==> flow/design.v <==
module  CONV(
	input		clk,
	input		reset,
	output	reg	busy,	
	input		ready,	
	output	reg [11:0]	iaddr,
	input	signed [19:0] idata,	
	output	 reg cwr,
	output	 reg [11:0]	caddr_wr,
	output	 reg [19:0]	cdata_wr,
	output	 reg	crd,
	output	 reg [11:0]	caddr_rd,
	input	 [19:0]	cdata_rd,
	output reg 	[2:0] 	csel
	);
	reg [11:0] image_addr;
	reg [11:0] L1_image_addr;
	reg [9:0] L1_write_addr;
	wire [11:0] L1_image_addr1;
	wire [11:0] L1_image_addr2;
	wire [11:0] L1_image_addr3;
	wire [11:0] image_addr1;
	wire [11:0] image_addr2;
	wire [11:0] image_addr3;
	wire [11:0] image_addr4;
	wire [11:0] image_addr5;
	wire [11:0] image_addr6;
	wire [11:0] image_addr7;
	wire [11:0] image_addr8;
	reg [2:0] state , next_state;
	reg [3:0] kernel_count;
	reg signed	[19:0] ker;
	reg signed [19:0] cdata_max;
	reg signed [39:0] gray_data;
	reg signed [39:0] L0_conv_data;
	wire signed [39:0] L0_round_data;
	wire signed [19:0] L0_relu_data;
	wire zero_padding;
	parameter  INIT = 3'b000 ;
	parameter  L0_READ = 3'b001 ;
	parameter  RELU = 3'b010 ;
	parameter  L0_WRITE = 3'b011 ;
	parameter  L1_INIT = 3'b100 ;
	parameter  L1_READ = 3'b101 ;
	parameter  L1_WRITE = 3'b110 ;
	parameter  FINISH = 3'b111 ;
always @(posedge clk or posedge reset) begin
	if (reset) begin
		state <= INIT;
	end
	else begin
		state <= next_state;
	end
end
always@(*)begin
    case (state)
        INIT:begin
			if(ready) next_state =  L0_READ;
            else next_state = INIT;
		end 
        L0_READ :begin
			if(kernel_count == 4'd10) next_state = RELU;
			else next_state = L0_READ;
		end 
		RELU :begin
			next_state = L0_WRITE;
		end 
		L0_WRITE: begin
			if(image_addr == 12'd4095) next_state = L1_INIT;
			else next_state = L0_READ;
		end
		L1_INIT: begin
			 next_state = L1_READ;
		end
		L1_READ: begin
			 if(kernel_count ==  4'd6) next_state = L1_WRITE;
			 else next_state = L1_READ;
		end
		L1_WRITE: begin
			 if(L1_write_addr == 10'd1023) next_state = FINISH;
			 else next_state = L1_READ;
		end
		FINISH: begin
			 next_state = FINISH;
		end
        default: begin
			next_state = FINISH;
		end
    endcase
end
always @(*) begin
    case (state)
        INIT: begin
                busy = 0;
				cwr =  0;
				csel = 3'b000;
				crd = 0;
        end 
        L0_READ: begin
                busy = 1;
				cwr =  0;
				csel = 3'b000;
				crd = 0; 
        end
		RELU: begin
				busy = 1;
				cwr =  0;
				csel = 3'b000;
				crd = 0;
		end
		L0_WRITE: begin
				busy = 1;
				cwr =  1;
				csel = 3'b001;
				crd = 0;
		end
		L1_INIT:begin
				busy = 1;
				cwr =  0;
				csel = 3'b000;
				crd = 0;
		end
		L1_READ:begin
				busy = 1;
				cwr =  0;
				csel = 3'b001;
				crd =  1;
		end
		L1_WRITE:begin
				busy = 1;
				cwr =  1;
				csel = 3'b011;
				crd =  0;
		end
        FINISH: begin
                busy = 0;
				cwr =  0;
				csel = 3'b000;
				crd = 0;
        end
        default: begin
                busy = 0;
				cwr =  0;
				csel = 3'b000;
				crd = 0;
		end
    endcase
end
always @(posedge clk) begin
	if(state == INIT) begin
		image_addr <= 12'b0;
	end
	else if(state == L0_WRITE ) begin
		image_addr <= image_addr + 1;
	end
end
assign image_addr1 = image_addr-12'b000001000001;
assign image_addr2 = image_addr1+12'b000000000001;
assign image_addr3 = image_addr2+12'b000000000001;
assign image_addr4 = image_addr-12'b000000000001;
assign image_addr5 = image_addr+12'b000000000001;
assign image_addr6 = image_addr+12'b000000111111;
assign image_addr7 = image_addr6+12'b000000000001;
assign image_addr8 = image_addr7+12'b000000000001;
always @(posedge clk ) begin
	case (kernel_count)
		4'd0: 	iaddr <= image_addr;
		4'd1: 	iaddr <= image_addr1;
		4'd2: 	iaddr <= image_addr2;
		4'd3:	iaddr <= image_addr3;
		4'd4:	iaddr <= image_addr4;
		4'd5:	iaddr <= image_addr5;
		4'd6:	iaddr <= image_addr6;
		4'd7:	iaddr <= image_addr7;
		4'd8:	iaddr <= image_addr8;
		default: begin
		end
	endcase
end
assign zero_padding = 	 ((image_addr[11:6] == 6'b000000) && (kernel_count==4'd2||kernel_count==4'd3||kernel_count==4'd4))
						||((image_addr[11:6] == 6'b111111) && (kernel_count==4'd7||kernel_count==4'd8||kernel_count==4'd9))
						||((image_addr[5:0] == 6'b000000) && (kernel_count==4'd2||kernel_count==4'd5||kernel_count==4'd7))
						||((image_addr[5:0]	== 6'b111111) && (kernel_count==4'd4||kernel_count==4'd6||kernel_count==4'd9));
always@(*) begin
	if(reset) begin
		ker = 20'HF8F71;
	end
	else begin
		case (kernel_count)
			4'd1:	ker = 20'HF8F71;
			4'd2:	ker = 20'H0A89E;
			4'd3:	ker = 20'H092D5;
			4'd4:	ker = 20'H06D43;
			4'd5:	ker = 20'H01004;
			4'd6:	ker = 20'HF6E54;
			4'd7:	ker = 20'HFA6D7;
			4'd8:	ker = 20'HFC834;
			4'd9:	ker = 20'HFAC19;
			default:ker = 20'H00000;
		endcase
	end
end
always @(posedge clk) begin
	if(state == INIT) begin
		gray_data <= 20'sb0;
	end
	else if(state == L0_READ ) begin
		case (kernel_count)
			4'd1: 	gray_data  <= (zero_padding)?20'sb0:idata*ker;
			4'd2: 	gray_data  <= (zero_padding)?20'sb0:idata*ker;
			4'd3:	gray_data  <= (zero_padding)?20'sb0:idata*ker;
			4'd4:	gray_data  <= (zero_padding)?20'sb0:idata*ker;
			4'd5:	gray_data  <= (zero_padding)?20'sb0:idata*ker;
			4'd6:	gray_data  <= (zero_padding)?20'sb0:idata*ker;
			4'd7:	gray_data  <= (zero_padding)?20'sb0:idata*ker;
			4'd8:	gray_data  <= (zero_padding)?20'sb0:idata*ker; 
			4'd9: 	gray_data  <= (zero_padding)?20'sb0:idata*ker;
			default: begin
				gray_data  <= 20'sb0;
			end
		endcase
	end
end
always @(posedge clk) begin
	if(state == INIT || state == RELU || state == L1_WRITE) begin
		kernel_count <= 4'b0;
	end
	else if(state == L0_READ ) begin
		kernel_count <= kernel_count + 1;
	end
	else if (state == L1_READ)begin
		kernel_count <= kernel_count + 1;
	end
end
always@(posedge clk or posedge reset) 
begin
	if(reset) begin
		L0_conv_data <= 0;
    end else if (state == L0_WRITE) begin 
        L0_conv_data <= 0;       
    end else begin 
        L0_conv_data <= L0_conv_data + gray_data;
    end
end
assign L0_round_data = (state == RELU && L0_conv_data[15] ) ? 
						(L0_conv_data+40'h0013110000):(L0_conv_data+40'h0013100000);
assign L0_relu_data =  (L0_round_data>0) ? L0_round_data[35:16] :20'b0; 
always @(posedge clk or posedge reset) begin
	if(reset)begin
		cdata_wr <= 0;
	end
	else begin
		case (state)
			INIT:		cdata_wr <= 0;
			L0_READ:	cdata_wr <= 0;
			RELU:		cdata_wr <= L0_relu_data;
			L0_WRITE:	cdata_wr <= cdata_wr;
			L1_INIT:	cdata_wr <= 0;
			L1_READ:	cdata_wr <= (kernel_count == 4'd6)?cdata_max:0;
			L1_WRITE:	cdata_wr <= 0;
			FINISH: 	cdata_wr <= 0;
			default: 	cdata_wr <= 0;
		endcase
	end
end
always @(posedge clk or posedge reset) begin
	if(reset)begin
		caddr_wr <= 0;
	end
	else begin
		case (state)
			INIT:		caddr_wr <= image_addr;
			L0_READ:	caddr_wr <= image_addr;
			RELU:		caddr_wr <= image_addr;
			L0_WRITE:	caddr_wr <= image_addr;
			L1_INIT:	caddr_wr <= L1_write_addr;
			L1_READ:	caddr_wr <= L1_write_addr;
			L1_WRITE:	caddr_wr <= L1_write_addr;
			FINISH: 	caddr_wr <= 0;
			default: 	begin
			end
		endcase
	end
end
always @(posedge clk or posedge reset) begin
	if (reset) begin
		L1_image_addr <=12'b0; 
	end
	else if(state == L1_WRITE) begin
		if(L1_image_addr[5:0] == 6'b111110)
			L1_image_addr <= L1_image_addr +12'b000001000010;
		else 
			L1_image_addr <= L1_image_addr +12'b000000000010;	
	end
end
assign L1_image_addr1 = L1_image_addr + 12'd1;
assign L1_image_addr2 = L1_image_addr + 12'd64;
assign L1_image_addr3 = L1_image_addr + 12'd65;
always @(posedge clk or posedge reset) begin
	if (reset) begin
		L1_write_addr <= 10'b0;
	end
	else if (state == L1_WRITE)begin
		L1_write_addr <= L1_write_addr +1;
	end
end
always@(posedge clk or posedge reset) begin
	if(reset) begin
		caddr_rd <= 12'b0;
	end
	else if (state == L1_READ)begin
		case (kernel_count)
			4'd1:	caddr_rd  <= L1_image_addr;
			4'd2:	caddr_rd  <= L1_image_addr1;
			4'd3:	caddr_rd  <= L1_image_addr2;
			4'd4:	caddr_rd  <= L1_image_addr3;
			default: caddr_rd <=  12'b0;
		endcase
	end
end
always@(posedge clk or posedge reset)begin
	if(reset) begin
		cdata_max <= 20'b0;
	end
	else if(state == L1_READ)begin
		case (kernel_count)
			4'd0:  	cdata_max  <= 20'b0;
			4'd1:  	cdata_max  <= 20'b0;
			4'd2:	cdata_max  <= (cdata_max >= cdata_rd)?cdata_max:cdata_rd;
			4'd3:	cdata_max  <= (cdata_max >= cdata_rd)?cdata_max:cdata_rd;
			4'd4:	cdata_max  <= (cdata_max >= cdata_rd)?cdata_max:cdata_rd;
			4'd5:	cdata_max  <= (cdata_max >= cdata_rd)?cdata_max:cdata_rd;
			default: begin
			end
		endcase
	end
end
endmodule
make LEC_CHECK=0 CAP_MARGIN=20 CORE_MARGIN=2 CORE_UTILIZATION=69 PLACE_DENSITY_LB_ADDON=0.08 SETUP_SLACK_MARGIN=1.38 SLEW_MARGIN=20 finish   # period 9.19 ns
run.sh (not shown) runs the stock make flow with config.mk's settings and CLKGATE_MAP_FILE=.
==> next run, changes <==
--- a/flow/config.mk
+++ b/flow/config.mk
@@ -9,3 +9,4 @@
 export CORE_MARGIN = 2
-export CORE_UTILIZATION = 69
+export CORE_UTILIZATION = 72
+export MAX_ROUTING_LAYER = met4
 export PLACE_DENSITY_LB_ADDON = 0.08
==> flow/constraint.sdc (replaced) <==
create_clock -name core_clock -period 8.27 [get_ports {clk}]
set_input_delay 1.6540 -clock core_clock [delete_from_list [all_inputs] [get_ports {clk}]]
set_output_delay 1.6540 -clock core_clock [all_outputs]
set_load 0.01 [all_outputs]
This time the run aborted during global routing (5_1_grt) on ODB-0269; synthesized cell count stays the same; synthesized area is unchanged; die area is lower by 4.1%.

* * *

RTL: the design.v shown in full above, as it stands there.
export LEC_CHECK = 0
export ABC_AREA = 1
export CAP_MARGIN = 20
export CORE_MARGIN = 2
export CORE_UTILIZATION = 72
export PLACE_DENSITY_LB_ADDON = 0.19
export SLEW_MARGIN = 20
create_clock -name core_clock -period 6.41 [get_ports {clk}]
The starting point stopped in 5_1_grt on GRT-0116.
Next try:
Settings changed: ABC_AREA 1 to default, CELL_PAD_IN_SITES_DETAIL_PLACEMENT from default to 1, CORE_ASPECT_RATIO from default to 1.51, CORE_UTILIZATION 72 to 40, PLACE_DENSITY from default to 0.61, PLACE_DENSITY_LB_ADDON 0.19 to default, TNS_END_PERCENT from default to 10.
Clock period 6.41 ns to 10.0 ns, I/O delays scaled along.
What happened: The changed run completed with no timing, DRC or antenna violations. Die size climbs by 74%. Synthesized area came out lower by 2.7%. Synthesized cell count fell by 16%.
Next try:
Settings changed: CELL_PAD_IN_SITES_DETAIL_PLACEMENT 1 to default, CORE_ASPECT_RATIO 1.51 to default, CORE_UTILIZATION 40 to 57, PLACE_DENSITY 0.61 to default, TNS_END_PERCENT 10 to default.
Clock period 10.0 ns to 9.25 ns, I/O delays scaled along.
=>
- The changed run produced a clean layout
- routed wire length is lower by 9.3%
- cell count is lower by about 3.5%
- sequential cell count does not change
- worst setup slack is worse by 0.42 ns
- critical path depth is higher by 3
- cell area is higher by 1.6%
- non-clock buffer count is higher by 91
- global-route usage is higher by 7.8 points
- synthesized area is unchanged
Next try:
Settings changed: CORE_UTILIZATION 57 to 52.
Clock period 9.25 ns to 9.05 ns, I/O delays scaled along.
Final cell count rose by 1.5%.
Cell area rose by 1.1%.
Synthesized cell count does not change.
Wire length rose by 1.2%.
Setup slack got worse by 0.025 ns.
Area after synthesis stays the same.
Next try:
Settings changed: CAP_MARGIN 20 to 15, CORE_UTILIZATION 52 to 72, PLACE_DENSITY from default to 0.39, TNS_END_PERCENT from default to 10.
Clock period 9.05 ns to 5.99 ns, I/O delays scaled along.
- The new run aborted during 5_1_grt
- area after synthesis stays the same
- die size goes down by a quarter to a third
- synthesized cell count does not change

* * *

// CONV: RTL as listed in full above, without the edits since
Settings: LEC_CHECK=0, CAP_MARGIN=30, CORE_MARGIN=10, CORE_UTILIZATION=51, CTS_CLUSTER_DIAMETER=216, GPL_ROUTABILITY_DRIVEN=0, GPL_TIMING_DRIVEN=1, HOLD_SLACK_MARGIN=0.17, MAX_ROUTING_LAYER=met4, PLACE_DENSITY_LB_ADDON=0.13, SETUP_SLACK_MARGIN=2.4, SLEW_MARGIN=10; clock period 10.0 ns.
The first run completed without violations.
Rerun with:
CAP_MARGIN = 20   (was 30)
CORE_MARGIN = 2   (was 10)
CORE_UTILIZATION = 68   (was 51)
CTS_CLUSTER_DIAMETER = default   (was 216)
GPL_ROUTABILITY_DRIVEN = default   (was 0)
GPL_TIMING_DRIVEN = default   (was 1)
HOLD_SLACK_MARGIN = default   (was 0.17)
PLACE_DENSITY_LB_ADDON = default   (was 0.13)
SETUP_SLACK_MARGIN = default   (was 2.4)
SLEW_MARGIN = 20   (was 10)
clock period = 6.92 ns   (was 10.0 ns; I/O delays follow)
The changed run finished with negative setup slack left.
Utilization came out higher by 23 points.
Die area came out lower by a quarter to a third.
Synthesized area stays the same.
Sequential share of layout area came out lower by 0.49 points.
Cell area came out higher by a few percent.
Hold slack improved by 0.017 ns.
Setup slack got worse by 3.1 ns.
Count of clock-buffer cells in the layout came out lower by 3.
Wire length came out higher by a quarter to a third.
Rerun with:
ABC_AREA = 1   (was default)
CORE_UTILIZATION = 72   (was 68)
CTS_CLUSTER_DIAMETER = 380   (was default)
MAX_ROUTING_LAYER = default   (was met4)
PLACE_DENSITY_LB_ADDON = 0.19   (was default)
SETUP_SLACK_MARGIN = 0.63   (was default)
clock period = 5.28 ns   (was 6.92 ns; I/O delays follow)
=> The new run never finished: it broke off in global routing (5_1_grt); area after synthesis is higher by a few percent; die size is lower by a few percent; synthesized cell count is higher by about a fifth.
Rerun with:
ABC_AREA = default   (was 1)
CTS_CLUSTER_DIAMETER = default   (was 380)
PLACE_DENSITY_LB_ADDON = 0.08   (was 0.19)
SETUP_SLACK_MARGIN = 1.38   (was 0.63)
TNS_END_PERCENT = 5   (was default)
clock period = 8.28 ns   (was 5.28 ns; I/O delays follow)
=> The new run finished clean; die area falls by a few percent; synthesized cell count fell by about a fifth; synthesized area shrinks by a few percent.
Rerun with:
PLACE_DENSITY_LB_ADDON = 0.19   (was 0.08)
SETUP_SLACK_MARGIN = default   (was 1.38)
TNS_END_PERCENT = default   (was 5)
clock period = 7.8 ns   (was 8.28 ns; I/O delays follow)
Effect: The changed run ended with an error in global routing (5_1_grt); die size is unchanged; synthesized area stays the same; synthesized cell count does not change.
Rerun with:
ABC_AREA = 1   (was default)
CTS_CLUSTER_DIAMETER = 393   (was default)
PLACE_DENSITY_LB_ADDON = default   (was 0.19)
clock period = 7.83 ns   (was 7.8 ns; I/O delays follow)
After rerunning: The changed run died in global routing (5_1_grt) on GRT-0232. Area after synthesis rises by 2.8%. Synthesized cell count increases by 19%. Die size went up by 2.7%.

* * *

main:
// CONV: RTL as listed in full above, without the edits since
make LEC_CHECK=0 CAP_MARGIN=20 CORE_MARGIN=2 CORE_UTILIZATION=40 SLEW_MARGIN=20 finish   # period 9.25 ns
main: full flow OK, the timing, design-rule and antenna checks passed
diff inputs: main => the feature branch
- setting PLACE_DENSITY_LB_ADDON to 0.08 for the first time
- changing CORE_UTILIZATION from 40 to 72
- changing the clock period (ns, I/O delays scaled along) from 9.25 to 6.97
==> results <==
main and the feature branch: one clean run, main; the rest did not finish clean.
The feature branch: it failed with a tool error in global routing, so there are no final results.
STATUS placeable core region: the feature branch wins against main
Reported for main and the feature branch, proportion of register bits with asynchronous set or reset after synthesis turned out identical to the last digit.
The die used by the feature branch is smaller than the one used by main.
Area of placed instances, main and the feature branch: higher on the feature branch
Summary: with main as the reference, width of the chip in the feature branch moved down by more than a quarter.
From main to the feature branch the numbers moved as follows: sink count of the clock tree did not really move, synthesized-area fraction occupied by ao, oa, aoi and oai cells held steady.
